## top
module top(
  input clk,
  input rst_n,
  input din_rx,
  output dout_tx_s1,
  output dout_tx_s2,
  output [31:0] addr_tx_s1,
  output [31:0] addr_tx_s2
    );
Settings: LEC_CHECK=0, ABC_AREA=1, CAP_MARGIN=20, CORE_MARGIN=2, CORE_UTILIZATION=72, CTS_CLUSTER_DIAMETER=220, CTS_CLUSTER_SIZE=15, PLACE_DENSITY_LB_ADDON=0.01, SETUP_SLACK_MARGIN=0.84, SLEW_MARGIN=20; clock period 3.33 ns.
run.sh (not shown) runs the stock make flow with config.mk's settings and CLKGATE_MAP_FILE=.
The starting point went through all stages and came out clean.
Edit:
- ABC_AREA: 1 -> unset
- CTS_CLUSTER_DIAMETER: 220 -> 45
- CTS_CLUSTER_SIZE: 15 -> 72
- clock period: 3.33 -> 3.26 ns (I/O delays scaled with it)
The changed run finished clean; setup slack gets better by 0.0035 ns; via count shrinks by 22%; design area came out lower by 7.4%; count of clock-buffer cells in the layout rises by 6; hold slack improves by 0.017 ns; synthesized cell count decreases by 26%; die area went down by 7.9%; register-to-register slack hardly moves; fmax went up by 2.4%.
Edit:
- ABC_AREA: unset -> 1
- CTS_CLUSTER_DIAMETER: 45 -> 363
- CTS_CLUSTER_SIZE: 72 -> 15
- SETUP_SLACK_MARGIN: 0.84 -> -0.21
- clock period: 3.26 -> 2.37 ns (I/O delays scaled with it)
The new run finished but failed the layout checks on negative setup slack.
Global-route usage went up by 3.4 points.
Routed wire length went up by a quarter to a third.
Sequential share of layout area went down by 4.3 points.
Utilization went up by 0.49 points.
Combinational power went up by well over a third.
Cell area went up by roughly a tenth.
Non-clock buffer count went up by 89.
Count of clock-buffer cells in the layout went down by 6.
Sequential power went up by well over a third.
Edit:
- CORE_UTILIZATION: 72 -> 70
- CTS_CLUSTER_DIAMETER: 363 -> 360
- CTS_CLUSTER_SIZE: 15 -> unset
- GPL_TIMING_DRIVEN: unset -> 1
- HOLD_SLACK_MARGIN: unset -> -0.1
- MAX_ROUTING_LAYER: unset -> met4
- MIN_ROUTING_LAYER: unset -> met1
- PLACE_DENSITY_LB_ADDON: 0.01 -> unset
- SETUP_SLACK_MARGIN: -0.21 -> unset
=> The new run ran to the end with violations: negative setup slack. Total power climbs by roughly a tenth. Wire length went up slightly. Clock skew drops by 0.0066 ns. First-iteration DRC count came out higher by a little under a tenth. Combinational power goes down by a few percent. Sequential cell count does not change. Final cell count grows slightly. Count of clock-buffer cells in the layout is higher by 29. Utilization is higher by 0.90 points.

---

top again, from the RTL that the note above started with.
clock: 5.0 ns
lec_check: 0
abc_area: 0
cap_margin: 5
cell_pad_in_sites_detail_placement: 2
cell_pad_in_sites_global_placement: 2
core_margin: 3
core_utilization: 40
cts_cluster_size: 36
gpl_routability_driven: 1
gpl_timing_driven: 0
hold_slack_margin: -0.01
min_routing_layer: met1
place_density_lb_addon: 0.11
setup_slack_margin: 1.21
slew_margin: 30
tns_end_percent: 85
Next try:
==> flow/config.mk (replaced) <==
export PLATFORM = sky130hd
export DESIGN_NAME = top
export DESIGN_NICKNAME = top
export VERILOG_FILES = /design/flow/design.v
export SDC_FILE = /design/flow/constraint.sdc
export NUM_CORES = 4
export LEC_CHECK = 0
export CAP_MARGIN = 20
export CORE_MARGIN = 2
export CORE_UTILIZATION = 68
export PLACE_DENSITY = 0.6
export SLEW_MARGIN = 20
==> flow/constraint.sdc (replaced) <==
create_clock -name core_clock -period 3.42 [get_ports {clk}]
set_input_delay 0.6840 -clock core_clock [delete_from_list [all_inputs] [get_ports {clk}]]
set_output_delay 0.6840 -clock core_clock [all_outputs]
set_load 0.01 [all_outputs]
=>
- final cell count decreases by 14%
- global-route usage is higher by 2.5 points
- utilization goes up by 30 points
- design area goes down by 4.4%
- clock-buffer cell count came out lower by 16
- first-iteration DRC count climbs by 79%
- synthesized area is unchanged
- routed wire length shrinks by 37%
- power rises by 35%
- register-to-register slack loses 1200 ps
- setup slack got worse by 1200 ps

---

top again, from the RTL that the note above started with.
make LEC_CHECK=0 CAP_MARGIN=20 CORE_MARGIN=2 CORE_UTILIZATION=72 CTS_CLUSTER_DIAMETER=392 GPL_TIMING_DRIVEN=1 HOLD_SLACK_MARGIN=-0.08 MAX_ROUTING_LAYER=met4 MIN_ROUTING_LAYER=met1 SLEW_MARGIN=20 finish   # period 2.96 ns
The first run finished with setup timing left.
Edit:
--- a/flow/config.mk
+++ b/flow/config.mk
@@ -10,7 +10,4 @@
 export CORE_UTILIZATION = 72
-export CTS_CLUSTER_DIAMETER = 392
-export GPL_TIMING_DRIVEN = 1
-export HOLD_SLACK_MARGIN = -0.08
-export MAX_ROUTING_LAYER = met4
-export MIN_ROUTING_LAYER = met1
+export PLACE_DENSITY_LB_ADDON = 0.01
+export SETUP_SLACK_MARGIN = 0.84
 export SLEW_MARGIN = 20
==> flow/constraint.sdc (replaced) <==
create_clock -name core_clock -period 3.33 [get_ports {clk}]
set_input_delay 0.6660 -clock core_clock [delete_from_list [all_inputs] [get_ports {clk}]]
set_output_delay 0.6660 -clock core_clock [all_outputs]
set_load 0.01 [all_outputs]
The new run went through all stages and came out clean.
Sequential share of layout area drops by 0.46 points.
Hold slack degrades by 0.0093 ns.
Area after synthesis is unchanged.
Final cell count barely changes.
Cell area climbs by 1.1%.
Edit:
--- a/flow/config.mk
+++ b/flow/config.mk
@@ -7,7 +7,7 @@
 export LEC_CHECK = 0
+export ABC_AREA = 1
 export CAP_MARGIN = 20
 export CORE_MARGIN = 2
-export CORE_UTILIZATION = 72
-export PLACE_DENSITY_LB_ADDON = 0.01
-export SETUP_SLACK_MARGIN = 0.84
+export CORE_UTILIZATION = 60
+export PLACE_DENSITY = 0.6
 export SLEW_MARGIN = 20
==> flow/constraint.sdc (replaced) <==
create_clock -name core_clock -period 3.45 [get_ports {clk}]
set_input_delay 0.6900 -clock core_clock [delete_from_list [all_inputs] [get_ports {clk}]]
set_output_delay 0.6900 -clock core_clock [all_outputs]
set_load 0.01 [all_outputs]
The new run produced a clean layout.
Via count came out higher by 17%.
Non-clock buffer count is lower by 14.
Final cell count goes up by 32%.
Cell area climbs by 6.2%.
Worst setup slack gets worse by 0.0030 ns.
Power increases by 2.6%.
Clock-buffer cell count grows by 5.
Edit:
--- a/flow/config.mk
+++ b/flow/config.mk
@@ -7,6 +7,6 @@
 export LEC_CHECK = 0
-export ABC_AREA = 1
 export CAP_MARGIN = 20
+export CORE_ASPECT_RATIO = 1.15
 export CORE_MARGIN = 2
-export CORE_UTILIZATION = 60
+export CORE_UTILIZATION = 68
 export PLACE_DENSITY = 0.6
==> flow/constraint.sdc (replaced) <==
create_clock -name core_clock -period 5.0 [get_ports {clk}]
set_input_delay 1.0000 -clock core_clock [delete_from_list [all_inputs] [get_ports {clk}]]
set_output_delay 1.0000 -clock core_clock [all_outputs]
set_load 0.01 [all_outputs]
Count of clock-buffer cells in the layout is lower by 5.
Core utilization grows by 9.0 points.
Hold slack gets better by 0.020 ns.
Via count is lower by about a fifth.
Synthesized area is lower by a little under a tenth.
Total power goes down by a quarter to a third.
Final cell count fell by a quarter to a third.
Synthesized cell count went down by a quarter to a third.
Edit:
--- a/flow/config.mk
+++ b/flow/config.mk
@@ -7,3 +7,6 @@
 export LEC_CHECK = 0
+export ABC_AREA = 1
 export CAP_MARGIN = 20
+export CELL_PAD_IN_SITES_DETAIL_PLACEMENT = 2
+export CELL_PAD_IN_SITES_GLOBAL_PLACEMENT = 2
 export CORE_ASPECT_RATIO = 1.15
@@ -11,3 +14,7 @@
 export CORE_UTILIZATION = 68
+export CTS_CLUSTER_DIAMETER = 53
+export CTS_CLUSTER_SIZE = 80
+export HOLD_SLACK_MARGIN = -0.08
+export MIN_ROUTING_LAYER = met2
 export PLACE_DENSITY = 0.6
-export SLEW_MARGIN = 20
+export SLEW_MARGIN = 40
What happened: The new run failed in global placement without I/O (GPL-0301); die area rose by 8.5%; area after synthesis went up by 8.7%; synthesized cell count rose by 35%.
Edit:
==> flow/config.mk (replaced) <==
export PLATFORM = sky130hd
export DESIGN_NAME = top
export DESIGN_NICKNAME = top
export VERILOG_FILES = /design/flow/design.v
export SDC_FILE = /design/flow/constraint.sdc
export NUM_CORES = 4
export LEC_CHECK = 0
export ABC_AREA = 1
export CAP_MARGIN = 20
export CORE_MARGIN = 2
export CORE_UTILIZATION = 68
export CTS_CLUSTER_SIZE = 98
export PLACE_DENSITY = 0.6
export SLEW_MARGIN = 20
==> flow/constraint.sdc (replaced) <==
create_clock -name core_clock -period 2.83 [get_ports {clk}]
set_input_delay 0.5660 -clock core_clock [delete_from_list [all_inputs] [get_ports {clk}]]
set_output_delay 0.5660 -clock core_clock [all_outputs]
set_load 0.01 [all_outputs]
The changed run completed, yet does not pass: setup timing.
Die size hardly moves.
Synthesized cell count is unchanged.
Synthesized area stays the same.
Power and IR drop assume default switching activity.
